## run A
==> flow/design.v (excerpt) <==
module Sine_wave
    #(
        parameter DATA_WIDTH    = 12,
        parameter ANGLE_WIDTH   = 16
    )(
    input                       clk,
    input                       reset,
    input                       ce,
    input  [DATA_WIDTH:0]       ampl,  
    input  [ANGLE_WIDTH-1:0]    step,  
    output [DATA_WIDTH:0]    sin_wave,
    output [DATA_WIDTH:0]    cos_wave   
);
make LEC_CHECK=0 ABC_AREA=1 CAP_MARGIN=20 CORE_ASPECT_RATIO=0.5 CORE_MARGIN=2 CORE_UTILIZATION=72 CTS_CLUSTER_DIAMETER=321 CTS_CLUSTER_SIZE=98 SLEW_MARGIN=20 TNS_END_PERCENT=10 finish   # period 2.4 ns
run.sh (not shown) runs the stock make flow with config.mk's settings and CLKGATE_MAP_FILE=.
Run A did not run to completion, as it errored out during global routing.
--- input diff run A..run B ---
# run A
export LEC_CHECK = 0
export ABC_AREA = 1
export CAP_MARGIN = 20
export CORE_ASPECT_RATIO = 0.5
export CORE_MARGIN = 2
export CORE_UTILIZATION = 72
export CTS_CLUSTER_DIAMETER = 321
export CTS_CLUSTER_SIZE = 98
export SLEW_MARGIN = 20
export TNS_END_PERCENT = 10
create_clock -name core_clock -period 2.4 [get_ports {clk}]
# run B
export LEC_CHECK = 0
export CAP_MARGIN = 20
export CORE_MARGIN = 2
export CORE_UTILIZATION = 21
export SLEW_MARGIN = 20
create_clock -name core_clock -period 4.32 [get_ports {clk}]
--- outcome ---
Run B ran to completion and came out clean on the timing, DRC and antenna checks.
Higher area of the synthesized netlist per yosys stat among run A and run B: run A
The post-synthesis cell count in run B sits about 23% below the value recorded for run A.
Sort run A and run B by placement-stage worst setup slack, descending, and run B comes first.
Portion of the post-synthesis area used by sequential elements: run B > run A
Run B gives more row count than run A did.
For run C, these inputs were changed with respect to run B:
# run B
export LEC_CHECK = 0
export CAP_MARGIN = 20
export CORE_MARGIN = 2
export CORE_UTILIZATION = 21
export SLEW_MARGIN = 20
create_clock -name core_clock -period 4.32 [get_ports {clk}]
# run C
export LEC_CHECK = 0
export CAP_MARGIN = 20
export CELL_PAD_IN_SITES_DETAIL_PLACEMENT = 0
export CORE_MARGIN = 2
export CORE_UTILIZATION = 70
export CTS_CLUSTER_SIZE = 41
export SLEW_MARGIN = 20
create_clock -name core_clock -period 4.0 [get_ports {clk}]
==> comparison <==
Looking at met2 wirelength from detailed routing, run C sits 0.69% higher than run B does. Run C vs run B — total detailed-routing wirelength dropped slightly. Run B ended up with cordic.genblk1[1].rotator.z_o[10] as its beginning of the critical path; run C ended up with cordic.genblk1[0].rotator.z_o[9]. Run C ended up with a higher number of clock-tree buffers in the layout than run B did. Flip-flop and latch share of the layout cell area: lower on run B.

========
## run 1
Sine_wave again, from the RTL that the note above started with.
make LEC_CHECK=0 ABC_AREA=1 CAP_MARGIN=20 CELL_PAD_IN_SITES_DETAIL_PLACEMENT=2 CORE_ASPECT_RATIO=1.93 CORE_MARGIN=2 CORE_UTILIZATION=40 CTS_CLUSTER_SIZE=41 GPL_ROUTABILITY_DRIVEN=0 GPL_TIMING_DRIVEN=0 MAX_ROUTING_LAYER=met5 MIN_ROUTING_LAYER=met2 PLACE_DENSITY_LB_ADDON=0.16 SETUP_SLACK_MARGIN=1.16 SLEW_MARGIN=35 TNS_END_PERCENT=10 finish   # period 6.36 ns
Flow for run 1 halted at 5_1_grt, error code GRT-0116.
#### Input delta (run 2 over run 1)
==> flow/config.mk <==
export PLATFORM = sky130hd
export DESIGN_NAME = Sine_wave
export DESIGN_NICKNAME = Sine_wave
export VERILOG_FILES = /design/flow/design.v
export SDC_FILE = /design/flow/constraint.sdc
export NUM_CORES = 4
export LEC_CHECK = 0
export CAP_MARGIN = 20
export CORE_MARGIN = 2
export CORE_UTILIZATION = 70
export SETUP_SLACK_MARGIN = -0.29
export SLEW_MARGIN = 20
==> flow/constraint.sdc <==
create_clock -name core_clock -period 2.94 [get_ports {clk}]
set_input_delay 0.5880 -clock core_clock [delete_from_list [all_inputs] [get_ports {clk}]]
set_output_delay 0.5880 -clock core_clock [all_outputs]
set_load 0.01 [all_outputs]
### Flow results
Flow for run 1 halted at 5_1_grt, error code GRT-0116. Status(run 2) = ERROR, stage = 5_1_grt. Y dimension of the die went down by more than a quarter going from run 1 to run 2. Run 2 ends up with a number of distinct standard cells referenced by the synthesized netlist that is about 70% higher than in run 1. Of run 1 and run 2, the higher starting utilization of the core area belongs to run 2. Cell resize tally after clock tree synthesis (higher): run 2. Diff run 1 -> run 2: synthesized instance count shrank by 1681, synthesis area per yosys shrank by about 4%.
[inputs] run 3 vs run 2
diff --git a/flow/config.mk b/flow/config.mk
--- a/flow/config.mk
+++ b/flow/config.mk
@@ -9,4 +9,5 @@
 export CORE_MARGIN = 2
-export CORE_UTILIZATION = 70
-export SETUP_SLACK_MARGIN = -0.29
+export CORE_UTILIZATION = 40
+export HOLD_SLACK_MARGIN = 0.3
+export SETUP_SLACK_MARGIN = 0.09
 export SLEW_MARGIN = 20
==> flow/constraint.sdc <==
create_clock -name core_clock -period 5.0 [get_ports {clk}]
set_input_delay 1.0000 -clock core_clock [delete_from_list [all_inputs] [get_ports {clk}]]
set_output_delay 1.0000 -clock core_clock [all_outputs]
set_load 0.01 [all_outputs]
Findings:
Status | run 2 and run 3 | clean except run 2
Run 2 did not finish; a tool error ended it in 5_1_grt.
| quantity of hold-fixing buffers added after cts | run 2 vs run 3 | ≈ equal |
Changes observed in run 3 relative to run 2: number of port buffers comparable, die area now larger, core box area now larger.
From run 2 to run 3 the numbers moved as follows: height of the die higher, placed standard-cell area dropped 14%.
[inputs] run 4 vs run 3
diff --git a/flow/config.mk b/flow/config.mk
--- a/flow/config.mk
+++ b/flow/config.mk
@@ -9,5 +9,4 @@
 export CORE_MARGIN = 2
-export CORE_UTILIZATION = 40
-export HOLD_SLACK_MARGIN = 0.3
-export SETUP_SLACK_MARGIN = 0.09
+export CORE_UTILIZATION = 72
+export CTS_CLUSTER_DIAMETER = 353
 export SLEW_MARGIN = 20
==> flow/constraint.sdc <==
create_clock -name core_clock -period 3.39 [get_ports {clk}]
set_input_delay 0.6780 -clock core_clock [delete_from_list [all_inputs] [get_ports {clk}]]
set_output_delay 0.6780 -clock core_clock [all_outputs]
set_load 0.01 [all_outputs]
==> comparison <==
[flow] run 4 | stages: complete | final checks: fail | reason: setup timing
Run 4 vs run 3, capture point of the worst path: cos_wave[9] vs cordic.genblk1[1].rotator.x_o[12]
Cmp run 4 vs run 3: number of non-clock buffers in the layout higher in run 4
Cell with the largest stage delay on the worst path = sky130_fd_sc_hd__o41a_1: run 3; cell with the largest stage delay on the worst path = sky130_fd_sc_hd__clkdlybuf4s50_1: run 4
In the reports for run 4 and run 3, the smaller number of standard cells in the layout, taps in and fillers out belongs to run 4.
Looking only at sequential share of cell area, and setting everything else aside, the lower value of run 4 and run 3 goes to run 4.
What run 5 does differently from run 4 at the input level:
diff --git a/flow/config.mk b/flow/config.mk
--- a/flow/config.mk
+++ b/flow/config.mk
@@ -10,3 +10,5 @@
 export CORE_UTILIZATION = 72
-export CTS_CLUSTER_DIAMETER = 353
+export CTS_CLUSTER_DIAMETER = 358
+export CTS_CLUSTER_SIZE = 32
+export PLACE_DENSITY = 0.66
 export SLEW_MARGIN = 20
==> flow/constraint.sdc <==
create_clock -name core_clock -period 2.34 [get_ports {clk}]
set_input_delay 0.4680 -clock core_clock [delete_from_list [all_inputs] [get_ports {clk}]]
set_output_delay 0.4680 -clock core_clock [all_outputs]
set_load 0.01 [all_outputs]
[summary]
- Reported for run 5 and run 4, post-synthesis share of cell area spent on and, or, nand and nor gates turned out identical to the last digit.
- Run 5 got as far as 3_5_place_dp, where a tool error ended the run.
- From run 4 to run 5, synthesized netlist cell count did not move at all.
- Diff run 4 -> run 5: distinct cell type count of the synthesized netlist was more or less identical; area after synthesis was more or less identical; count of instantiated cells in the yosys netlist was more or less identical; final weighted congestion in routability-driven placement went up by about 5%.
- Reported for run 5 and run 4, number of primary I/O pins turned out identical to the last digit.
- Diff run 5..run 4 | fraction of the mapped netlist area in compound gates | unchanged
- Run 4 -> run 5: count of flip-flops with a built-in enable after synthesis delta 0, exact match
- Run 5 -> run 4: yosys synthesis chip area delta 0, exact match
Inputs modified between run 5 and run 6:
diff --git a/flow/config.mk b/flow/config.mk
--- a/flow/config.mk
+++ b/flow/config.mk
@@ -9,6 +9,6 @@
 export CORE_MARGIN = 2
-export CORE_UTILIZATION = 72
+export CORE_UTILIZATION = 70
 export CTS_CLUSTER_DIAMETER = 358
 export CTS_CLUSTER_SIZE = 32
-export PLACE_DENSITY = 0.66
+export HOLD_SLACK_MARGIN = 0.29
 export SLEW_MARGIN = 20
## What came out
Reported for run 5 and run 6, simple-gate portion of the synthesized area turned out identical to the last digit. Summary: with run 5 as the reference, final RePlAce weighted congestion in run 6 moved down slightly. Looking at floorplan row count, run 6 sits 1 above run 5. Run 6 — height of the die about 1.4% higher, run 5 as reference. Run 5 and run 6 ended up with nearly the same share of the yosys chip area belonging to registers. Die boundary width ended up 1.4% higher on run 6 than on run 5. Run 6 vs. run 5: number of cells produced by synthesis held steady; initial core utilization saw a decrease; die size higher. Run 6: aborted in 4_1_cts (tool error). For run 5, the flow was terminated by a tool error in 3_5_place_dp and produced no final design.

========
Starting RTL as in the previous note.
make LEC_CHECK=0 ABC_AREA=1 CAP_MARGIN=20 CELL_PAD_IN_SITES_DETAIL_PLACEMENT=0 CORE_MARGIN=2 CORE_UTILIZATION=15 GPL_TIMING_DRIVEN=1 MIN_ROUTING_LAYER=met1 PLACE_DENSITY=0.51 SETUP_SLACK_MARGIN=-0.22 SLEW_MARGIN=5 finish   # period 4.47 ns
Next try:
==> flow/config.mk (replaced) <==
export PLATFORM = sky130hd
export DESIGN_NAME = Sine_wave
export DESIGN_NICKNAME = Sine_wave
export VERILOG_FILES = /design/flow/design.v
export SDC_FILE = /design/flow/constraint.sdc
export NUM_CORES = 4
export LEC_CHECK = 0
export CAP_MARGIN = 20
export CORE_MARGIN = 2
export CORE_UTILIZATION = 40
export SLEW_MARGIN = 20
==> flow/constraint.sdc (replaced) <==
create_clock -name core_clock -period 3.1 [get_ports {clk}]
set_input_delay 0.6200 -clock core_clock [delete_from_list [all_inputs] [get_ports {clk}]]
set_output_delay 0.6200 -clock core_clock [all_outputs]
set_load 0.01 [all_outputs]
Outcome: With this change the flow produced a layout that fails on negative setup slack; setup slack degrades by 1.0 ns; non-clock buffer count increases by 1127; core utilization increases by 39 points.
Next try:
--- a/flow/config.mk
+++ b/flow/config.mk
@@ -9,3 +9,5 @@
 export CORE_MARGIN = 2
-export CORE_UTILIZATION = 40
+export CORE_UTILIZATION = 72
+export CTS_CLUSTER_SIZE = 48
+export SETUP_SLACK_MARGIN = 0.32
 export SLEW_MARGIN = 20
==> flow/constraint.sdc (replaced) <==
create_clock -name core_clock -period 2.42 [get_ports {clk}]
set_input_delay 0.4840 -clock core_clock [delete_from_list [all_inputs] [get_ports {clk}]]
set_output_delay 0.4840 -clock core_clock [all_outputs]
set_load 0.01 [all_outputs]
Effect: Now the flow did not get past 4_1_cts (DPL-0038). Synthesized area does not change. Die size fell by 44%. Synthesized cell count is unchanged.
Next try:
--- a/flow/config.mk
+++ b/flow/config.mk
@@ -9,5 +9,3 @@
 export CORE_MARGIN = 2
-export CORE_UTILIZATION = 72
-export CTS_CLUSTER_SIZE = 48
-export SETUP_SLACK_MARGIN = 0.32
+export CORE_UTILIZATION = 40
 export SLEW_MARGIN = 20
==> flow/constraint.sdc (replaced) <==
create_clock -name core_clock -period 4.32 [get_ports {clk}]
set_input_delay 0.8640 -clock core_clock [delete_from_list [all_inputs] [get_ports {clk}]]
set_output_delay 0.8640 -clock core_clock [all_outputs]
set_load 0.01 [all_outputs]
What happened: With this change the flow completed without violations; synthesized area does not change; synthesized cell count stays the same; die area came out higher by 79%.

========
Sine_wave again, from the RTL that the note above started with.
Settings: LEC_CHECK=0, CAP_MARGIN=20, CORE_ASPECT_RATIO=0.5, CORE_MARGIN=2, CORE_UTILIZATION=72, CTS_CLUSTER_DIAMETER=337, CTS_CLUSTER_SIZE=48, MAX_ROUTING_LAYER=met4, PLACE_DENSITY_LB_ADDON=0.0, SETUP_SLACK_MARGIN=0.68, SLEW_MARGIN=20, TNS_END_PERCENT=5; clock period 2.42 ns.
The starting point aborted during 4_1_cts (DPL-0033).
Rerun with:
- CORE_ASPECT_RATIO: 0.5 -> default
- CTS_CLUSTER_DIAMETER: 337 -> 53
- CTS_CLUSTER_SIZE: 48 -> default
- MAX_ROUTING_LAYER: met4 -> default
- PLACE_DENSITY_LB_ADDON: 0.0 -> default
- SETUP_SLACK_MARGIN: 0.68 -> -0.07
- TNS_END_PERCENT: 5 -> default
- clock period: 2.42 -> 3.39 ns (I/O delays scaled with it)
After rerunning: This time the run finished but fails on setup timing; synthesized area stays the same; die size stays flat; synthesized cell count does not change.
Rerun with:
- ABC_AREA: default -> 1
- CORE_UTILIZATION: 72 -> 40
- CTS_CLUSTER_DIAMETER: 53 -> default
- GPL_ROUTABILITY_DRIVEN: default -> 0
- SETUP_SLACK_MARGIN: -0.07 -> default
- clock period: 3.39 -> 3.53 ns (I/O delays scaled with it)
Effect:
- With this change the flow ran to the end with no violations
- via count increases by 8.8%
- setup slack improved by 410 ps
- area after synthesis rose by 3.9%
- worst hold slack gets worse by 19 ps
- cell area goes down by 2.2%
- utilization falls by 41 points
Rerun with:
- CAP_MARGIN: 20 -> 5
- CELL_PAD_IN_SITES_DETAIL_PLACEMENT: default -> 2
- CORE_ASPECT_RATIO: default -> 0.99
- CORE_MARGIN: 2 -> 6
- CTS_CLUSTER_DIAMETER: default -> 179
- PLACE_DENSITY_LB_ADDON: default -> 0.16
- SLEW_MARGIN: 20 -> 30
After rerunning: The new run never finished: it broke off in 5_1_grt on GRT-0116. Die area went up by 4.5%. Area after synthesis is unchanged. Synthesized cell count is unchanged.

========
Sine_wave again, from the RTL that the note above started with.
clock: 6.36 ns
lec_check: 0
cap_margin: 20
cell_pad_in_sites_detail_placement: 1
core_margin: 2
core_utilization: 40
cts_cluster_size: 41
gpl_routability_driven: 0
max_routing_layer: met4
min_routing_layer: met2
place_density_lb_addon: 0.16
setup_slack_margin: 1.16
slew_margin: 35
The first run passed the timing, DRC and antenna checks.
==> next run, changes <==
- CELL_PAD_IN_SITES_DETAIL_PLACEMENT: 1 -> default
- CORE_UTILIZATION: 40 -> 65
- CTS_CLUSTER_SIZE: 41 -> default
- GPL_ROUTABILITY_DRIVEN: 0 -> default
- MAX_ROUTING_LAYER: met4 -> default
- MIN_ROUTING_LAYER: met2 -> default
- PLACE_DENSITY_LB_ADDON: 0.16 -> default
- SETUP_SLACK_MARGIN: 1.16 -> default
- SLEW_MARGIN: 35 -> 20
- clock period: 6.36 -> 2.34 ns (I/O delays scaled with it)
With this change the flow died in clock tree synthesis with DPL-0038.
Die size went down by about 40%.
Synthesized cell count does not change.
Area after synthesis does not change.
==> next run, changes <==
- CAP_MARGIN: 20 -> 5
- CORE_UTILIZATION: 65 -> 72
- clock period: 2.34 -> 2.99 ns (I/O delays scaled with it)
After rerunning: The changed run stopped in clock tree synthesis (DPL-0038). Area after synthesis is unchanged. Die area goes down by 9.6%. Synthesized cell count does not change.
==> next run, changes <==
- ABC_AREA: default -> 1
- CAP_MARGIN: 5 -> 0
- CTS_CLUSTER_DIAMETER: default -> 352
- PLACE_DENSITY: default -> 0.63
- SETUP_SLACK_MARGIN: default -> -0.2
- clock period: 2.99 -> 2.64 ns (I/O delays scaled with it)
With this change the flow reached the layout checks and failed them: setup timing.
Die size goes up by 3.9%.
Synthesized cell count goes up by 29%.
Area after synthesis goes up by 3.9%.
